==> 12-24 <==
## reciprocal_float
module reciprocal_float(
    input clk, rst,
    input start,
    input [31:0] x,
    output [31:0] out,
    output done, zero_flag
);
Settings: LEC_CHECK=0, ABC_AREA=1, CAP_MARGIN=0, CELL_PAD_IN_SITES_GLOBAL_PLACEMENT=2, CORE_ASPECT_RATIO=1.03, CORE_MARGIN=2, CORE_UTILIZATION=61, CTS_CLUSTER_SIZE=91, GPL_ROUTABILITY_DRIVEN=1, MAX_ROUTING_LAYER=met4, MIN_ROUTING_LAYER=met2, PLACE_DENSITY_LB_ADDON=0.02, SETUP_SLACK_MARGIN=0.55, SLEW_MARGIN=40, TNS_END_PERCENT=5; clock period 3.8 ns.
run.sh (not shown) runs the stock make flow with config.mk's settings and CLKGATE_MAP_FILE=.
==> 12-25: changes against 12-24 <==
Settings changed: CAP_MARGIN 0 to 20, CELL_PAD_IN_SITES_GLOBAL_PLACEMENT 2 to not set, CORE_ASPECT_RATIO 1.03 to 1.31, CORE_UTILIZATION 61 to 64, CTS_CLUSTER_SIZE 91 to not set, GPL_ROUTABILITY_DRIVEN 1 to not set, MAX_ROUTING_LAYER met4 to not set, MIN_ROUTING_LAYER met2 to not set, PLACE_DENSITY_LB_ADDON 0.02 to not set, SETUP_SLACK_MARGIN 0.55 to not set, SLEW_MARGIN 40 to 20, TNS_END_PERCENT 5 to not set.
==> flow/constraint.sdc (replaced) <==
create_clock -name core_clock -period 3.82 [get_ports {clk}]
set_input_delay 0.7640 -clock core_clock [delete_from_list [all_inputs] [get_ports {clk}]]
set_output_delay 0.7640 -clock core_clock [all_outputs]
set_load 0.01 [all_outputs]
==> qor summary <==
                                                            12-25                         12-24
Post-Syn Nets                                                1558                          1558
DIE AREA                                                15710 µm²                     16450 µm²
Yosys chip area                                          9417 µm²                      9417 µm²
Chip Width                                               110.0 µm                      126.4 µm
Commonest register cell after synthesis                   dfrtp_1                       dfrtp_1
Synth cell types                                               50                            50
Row count                                                      50                            46
Core ar.                                                14330 µm²                     15250 µm²
Outcome                                  finished with violations        stopped before the end
Stage where the flow stopped                                    -  global placement without I/O
Reasons for failing layout checks            negative setup slack                             -
Initial core utilization                                   65.73%                        61.74%
Seq share, synth                                           26.60%                        26.60%
Chip Height                                              142.8 µm                      130.1 µm
Post-synth top area cell                                  dfrtp_1                       dfrtp_1

========
==> inputs of build 45 <==
==> flow/design.v <==
module register_param #(
    parameter BIT_LENGTH = 2048
) (
    input clk, rst,
    input load,
    input [BIT_LENGTH - 1 : 0] parIn,
    output reg [BIT_LENGTH - 1 : 0] parOut
);
    always@(posedge clk, posedge rst) begin
        if (rst == 1)
            parOut <= 0;
        else begin
            if (load == 1)
                parOut <= parIn;
        end
    end
endmodule
module adder #(
    parameter BIT_LENGTH = 32
) (
    input signed [BIT_LENGTH - 1 : 0] in1, in2,
    input mode,  
    output signed [BIT_LENGTH - 1 : 0] out
);
    assign out = (mode == 1) ? (in1 + in2) : (in1 - in2);
endmodule
module upCounterRE #(
    parameter BIT_LENGTH = 16
) (
    input clk, rst,
    input init_cnt, en_cnt,
    output reg [BIT_LENGTH - 1 : 0] count
);
    always @(posedge clk, posedge rst) begin
        if (rst == 1)
            count <= 0;
        else begin
            if (init_cnt == 1)
                count <= 0;
            else if (en_cnt == 1)
                count <= count + 1;
        end
    end
endmodule
module cordic_linear_DP #(
    parameter FLOAT_SIZE = 24,
    parameter INT_SIZE = 8
) (
    input clk, rst,
    input signed [INT_SIZE + FLOAT_SIZE - 1:0] x, y, z,
    input mode,
    input loadX, loadY, loadZ,loadMode,
    input sel_input, adder_mode,
    input init_cnt, en_cnt,
    output signed [INT_SIZE + FLOAT_SIZE - 1:0] x_out, y_out, z_out,
    output co, phi
);
    wire signed [INT_SIZE + FLOAT_SIZE - 1:0] y_in, z_in;
    wire signed [INT_SIZE + FLOAT_SIZE - 1:0] out_adder_y, out_adder_z;
    assign y_in = (sel_input == 1) ? y : out_adder_y; 
    assign z_in = (sel_input == 1) ? z : out_adder_z; 
    register_param #(.BIT_LENGTH(INT_SIZE + FLOAT_SIZE)) X_Reg(
        .clk(clk),
        .rst(rst),
        .load(loadX),
        .parIn(x),
        .parOut(x_out)
    );
    register_param #(.BIT_LENGTH(INT_SIZE + FLOAT_SIZE)) Y_Reg(
        .clk(clk),
        .rst(rst),
        .load(loadY),
        .parIn(y_in),
        .parOut(y_out)
    );
    register_param #(.BIT_LENGTH(INT_SIZE + FLOAT_SIZE)) Z_Reg(
        .clk(clk),
        .rst(rst),
        .load(loadZ),
        .parIn(z_in),
        .parOut(z_out)
    );
    wire mode_val;
    register_param #(.BIT_LENGTH(1)) M_Reg(
        .clk(clk),
        .rst(rst),
        .load(loadMode),
        .parIn(mode),
        .parOut(mode_val)
    );
    wire [$clog2(FLOAT_SIZE) : 0] iter;
    upCounterRE #(.BIT_LENGTH($clog2(FLOAT_SIZE) + 1)) Iter_Count(
        .clk(clk),
        .rst(rst),
        .init_cnt(init_cnt),
        .en_cnt(en_cnt),
        .count(iter)
    );
    assign co = (iter == (FLOAT_SIZE)) ? 1'b1 : 1'b0;
    wire signed [INT_SIZE + FLOAT_SIZE - 1:0] x_shift, one, one_shift;
    assign x_shift = x >>> iter;
    assign one = { {(INT_SIZE-1){1'b0}}, 1'b1, {(FLOAT_SIZE){1'b0}} }; 
    assign one_shift = one >>> iter;
    adder #(.BIT_LENGTH(INT_SIZE + FLOAT_SIZE)) Y_Adder(
        .in1(y_out),
        .in2(x_shift),
        .mode(adder_mode),
        .out(out_adder_y)
    );
    adder #(.BIT_LENGTH(INT_SIZE + FLOAT_SIZE)) Z_Adder(
        .in1(z_out),
        .in2(one_shift),
        .mode(~adder_mode),
        .out(out_adder_z)
    );
    wire phi_rotate, phi_vector; 
    assign phi_rotate = (z_out[INT_SIZE + FLOAT_SIZE - 1] == 1) ? 1'b0 : 1'b1;
    assign phi_vector = (y_out[INT_SIZE + FLOAT_SIZE - 1] == 1) ? 1'b1 : 1'b0;
    assign phi = (mode_val == 1) ? phi_vector : phi_rotate;
endmodule
module cordic_linear_CU (
    input clk, rst,
    input start,
    input co, phi,
    output reg loadX, loadY, loadZ,loadMode,
    output reg sel_input, adder_mode,
    output reg init_cnt, en_cnt,
    output reg done
);
    parameter [1:0] IDLE = 0, INIT = 1, CALC = 2, DONE = 3;
    reg [1:0] ps, ns;
    always @(ps, start, co) begin
        case (ps)
            IDLE: ns = (start == 1) ? INIT : IDLE;
            INIT: ns = (start == 1 ) ? INIT : CALC;
            CALC: ns = (co == 1) ? DONE : CALC;
            DONE: ns = IDLE;
            default: ns = IDLE;
        endcase
    end
    always @(ps, phi) begin
        loadX = 0;
        loadY = 0;
        loadZ = 0;
        loadMode = 0;
        sel_input = 0;
        adder_mode = 0;
        init_cnt = 0;
        en_cnt = 0;
        done = 0;
        case (ps)
            IDLE: ;
            INIT: begin
                init_cnt = 1;
                loadX = 1;
                loadY = 1;
                loadZ = 1;
                loadMode = 1;
                sel_input = 1;
            end
            CALC: begin
                adder_mode = phi;
                en_cnt = 1;
                sel_input = 0;
                loadY = 1;
                loadZ = 1;
            end 
            DONE: done = 1;
            default: ;
        endcase
    end
    always @(posedge clk or posedge rst) begin
        if (rst == 1)
            ps <= IDLE;
        else 
            ps <= ns;
    end
endmodule
module cordic_linear #(
    parameter FLOAT_SIZE = 24,
    parameter INT_SIZE = 8
) (
    input clk, rst,
    input start,
    input signed [INT_SIZE + FLOAT_SIZE - 1:0] x, y, z,
    input mode,
    output signed [INT_SIZE + FLOAT_SIZE - 1:0] x_out, y_out, z_out,
    output done
);
    wire loadX, loadY, loadZ, loadMode;
    wire sel_input, adder_mode;
    wire init_cnt, en_cnt;
    wire co, phi;
    cordic_linear_DP #(.FLOAT_SIZE(FLOAT_SIZE), .INT_SIZE(INT_SIZE)) DP (
        .clk(clk),
        .rst(rst),
        .x(x),
        .y(y),
        .z(z),
        .mode(mode),
        .loadX(loadX),
        .loadY(loadY),
        .loadZ(loadZ),
        .loadMode(loadMode),
        .sel_input(sel_input),
        .adder_mode(adder_mode),
        .init_cnt(init_cnt),
        .en_cnt(en_cnt),
        .x_out(x_out),
        .y_out(y_out),
        .z_out(z_out),
        .co(co),
        .phi(phi)
    );
    cordic_linear_CU CU (
        .clk(clk),
        .rst(rst),
        .start(start),
        .co(co),
        .phi(phi),
        .loadX(loadX),
        .loadY(loadY),
        .loadZ(loadZ),
        .loadMode(loadMode),
        .sel_input(sel_input),
        .adder_mode(adder_mode),
        .init_cnt(init_cnt),
        .en_cnt(en_cnt),
        .done(done)
    );
endmodule
module reciprocal_float_DP (
    input clk, rst,
    input [31:0] x,
    input loadE, loadM, loadS,
    input selE, start_cordic,
    output [31:0] out,
    output done_cordic, zero_flag
);
    wire [7:0] E_val, E_in;
    wire [7:0] out_sub, E_reg_in;
    assign E_in = x[30:23];
    register_param #(.BIT_LENGTH(8)) E_Reg(
        .clk(clk),
        .rst(rst),
        .load(loadE),
        .parIn(E_reg_in),
        .parOut(E_val)
    );
    wire [22:0] M_val, M_in;
    assign M_in = x[22:0];
    register_param #(.BIT_LENGTH(23)) M_Reg(
        .clk(clk),
        .rst(rst),
        .load(loadM),
        .parIn(M_in),
        .parOut(M_val)
    );
    wire S_val, S_in;
    assign S_in = x[31];
    register_param #(.BIT_LENGTH(1)) S_Reg(
        .clk(clk),
        .rst(rst),
        .load(loadS),
        .parIn(S_in),
        .parOut(S_val)
    );
    assign E_reg_in = (selE == 1) ? E_in : out_sub;
    wire frac_zero;
    assign frac_zero = ~(|M_val);
    wire cin;
    assign cin = (frac_zero == 1) ? 1'b1 : 1'b0;
    assign out_sub = $unsigned(8'd253) - $unsigned(E_val) + cin;
    localparam FLOAT_SIZE = 24;
    localparam INT_SIZE = 2;
    wire signed [INT_SIZE + FLOAT_SIZE - 1:0] x_in, z, y;
    assign y = { {(INT_SIZE-1){1'b0}}, 1'b1, {(FLOAT_SIZE){1'b0}} };  
    assign z = {(INT_SIZE + FLOAT_SIZE){1'b0}};  
    assign x_in = { 2'b01, M_val, 1'b0};
    wire mode;
    assign mode = 1'b1;  
    wire signed [INT_SIZE + FLOAT_SIZE - 1:0] x_out, y_out, z_out;
    cordic_linear #(.FLOAT_SIZE(FLOAT_SIZE), .INT_SIZE(INT_SIZE)) Cordic_core(
        .clk(clk),
        .rst(rst),
        .start(start_cordic),
        .x(x_in),
        .y(y),
        .z(z),
        .mode(mode),
        .x_out(x_out),
        .y_out(y_out),
        .z_out(z_out),
        .done(done_cordic)
    );
    assign out = {S_val, E_val, z_out[22:0] };
    wire exp_zero;
    assign exp_zero = ~(|E_val);
    assign zero_flag = exp_zero && frac_zero;
endmodule
module reciprocal_float_CU (
    input clk, rst,
    input start,
    input done_cordic, zero_input,
    output reg loadE, loadM, loadS,
    output reg selE, start_cordic,
    output reg done, zero_flag
);
    parameter [2:0] IDLE = 0, INIT = 1, EXP = 2, CALC = 3, ZERO = 4;
    reg [2:0] ps, ns;
    always @(ps, start, zero_input, done_cordic) begin
        case (ps)
            IDLE: ns = (start == 1) ? INIT : IDLE;
            INIT: ns = (start == 1) ? INIT : EXP;
            EXP: ns = (zero_input == 1) ? ZERO : CALC;
            CALC: ns = (done_cordic == 1) ? IDLE : CALC;
            ZERO: ns = IDLE; 
            default: ns = IDLE;
        endcase
    end
    always @(ps, done_cordic, zero_input) begin
        loadE = 0;
        loadM = 0;
        loadS = 0;
        selE = 0;
        start_cordic = 0;
        done = 0;
        zero_flag = 0;
        case (ps)
            IDLE: ;
            INIT: begin
                selE = 1;
                loadE = 1;
                loadM = 1;
                loadS = 1;
            end 
            EXP: begin
                loadE = 1;
                start_cordic = ~zero_input;  
            end
            CALC: done = done_cordic;
            ZERO: begin
                done = 1;
                zero_flag = 1;
            end
            default: ;
        endcase
    end
    always @(posedge clk or posedge rst) begin
        if (rst == 1)
            ps <= IDLE;
        else 
            ps <= ns;
    end
endmodule
module reciprocal_float(
    input clk, rst,
    input start,
    input [31:0] x,
    output [31:0] out,
    output done, zero_flag
);
    wire loadE, loadM, loadS;
    wire selE, start_cordic;
    wire done_cordic, zero_input;
    reciprocal_float_DP DP (
        .clk(clk),
        .rst(rst),
        .x(x),
        .loadE(loadE),
        .loadM(loadM),
        .loadS(loadS),
        .selE(selE),
        .start_cordic(start_cordic),
        .out(out),
        .done_cordic(done_cordic),
        .zero_flag(zero_input)
    );
    reciprocal_float_CU CU (
        .clk(clk),
        .rst(rst),
        .start(start),
        .done_cordic(done_cordic),
        .zero_input(zero_input),
        .loadE(loadE),
        .loadM(loadM),
        .loadS(loadS),
        .selE(selE),
        .start_cordic(start_cordic),
        .done(done),
        .zero_flag(zero_flag)
    );
endmodule
==> flow/run.sh <==
#!/bin/bash
# the make line also repeats each setting of config.mk as NAME=value (left out here)
make -C /OpenROAD-flow-scripts/flow DESIGN_CONFIG=/design/flow/config.mk WORK_HOME=/design/flow/orfs CLKGATE_MAP_FILE= finish
==> flow/config.mk <==
export PLATFORM = sky130hd
export DESIGN_NAME = reciprocal_float
export DESIGN_NICKNAME = reciprocal_float
export VERILOG_FILES = /design/flow/design.v
export SDC_FILE = /design/flow/constraint.sdc
export NUM_CORES = 4
export LEC_CHECK = 0
export ABC_AREA = 1
export CAP_MARGIN = 20
export CORE_MARGIN = 2
export CORE_UTILIZATION = 72
export CTS_CLUSTER_DIAMETER = 360
export CTS_CLUSTER_SIZE = 72
export PLACE_DENSITY_LB_ADDON = 0.05
export SETUP_SLACK_MARGIN = 1.58
export SLEW_MARGIN = 20
==> flow/constraint.sdc <==
create_clock -name core_clock -period 5.56 [get_ports {clk}]
set_input_delay 1.1120 -clock core_clock [delete_from_list [all_inputs] [get_ports {clk}]]
set_output_delay 1.1120 -clock core_clock [all_outputs]
set_load 0.01 [all_outputs]
==> trial 51 (differences from build 45) <==
Settings changed: ABC_AREA 1 to not set, CORE_UTILIZATION 72 to 44, CTS_CLUSTER_DIAMETER 360 to not set, CTS_CLUSTER_SIZE 72 to not set, PLACE_DENSITY_LB_ADDON 0.05 to not set, SETUP_SLACK_MARGIN 1.58 to not set.
==> flow/constraint.sdc (replaced) <==
create_clock -name core_clock -period 6.16 [get_ports {clk}]
set_input_delay 1.2320 -clock core_clock [delete_from_list [all_inputs] [get_ports {clk}]]
set_output_delay 1.2320 -clock core_clock [all_outputs]
set_load 0.01 [all_outputs]
==> comparison table <==
quantity	trial 51	build 45
Result of the run	finished clean	did not finish
Last stage reached	-	5_1_grt
DPL Wire Length	17000 um	19000 um
Number of buffers added for setup after CTS	0	27
Chip area in the Yosys report	9160 um2	9420 um2
Proportion of synthesized area in mux cells	12.1%	0%
Die Outline Area	22000 um2	14000 um2
Die Y	148 um	118 um
Synthesized Nets	1167	1558
Worst slack after detailed placement	0.149 ns	0.656 ns
Placement Rows	52	41
Seq share, synth	27.3%	26.6%
Core area	20400 um2	12700 um2
Die width	148 um	118 um
Xor-xnor portion of the synthesized cell area	6.69%	5.02%
Average footprint of a synthesized cell	8.59 um2	6.46 um2
Placed cells	1349	1644
Post-cts repair resize count	0	133
Top-area cell share	26.8%	26.0%
DP Area	9970 um2	10000 um2
Cell total in the yosys stat output	1067	1458
Core utilization at floorplan	45.0%	74.3%
Summed instance area of the synthesized netlist	9160 um2	9420 um2
Number of distinct library cell variants in the gate-level netlist after synthesis	78	50
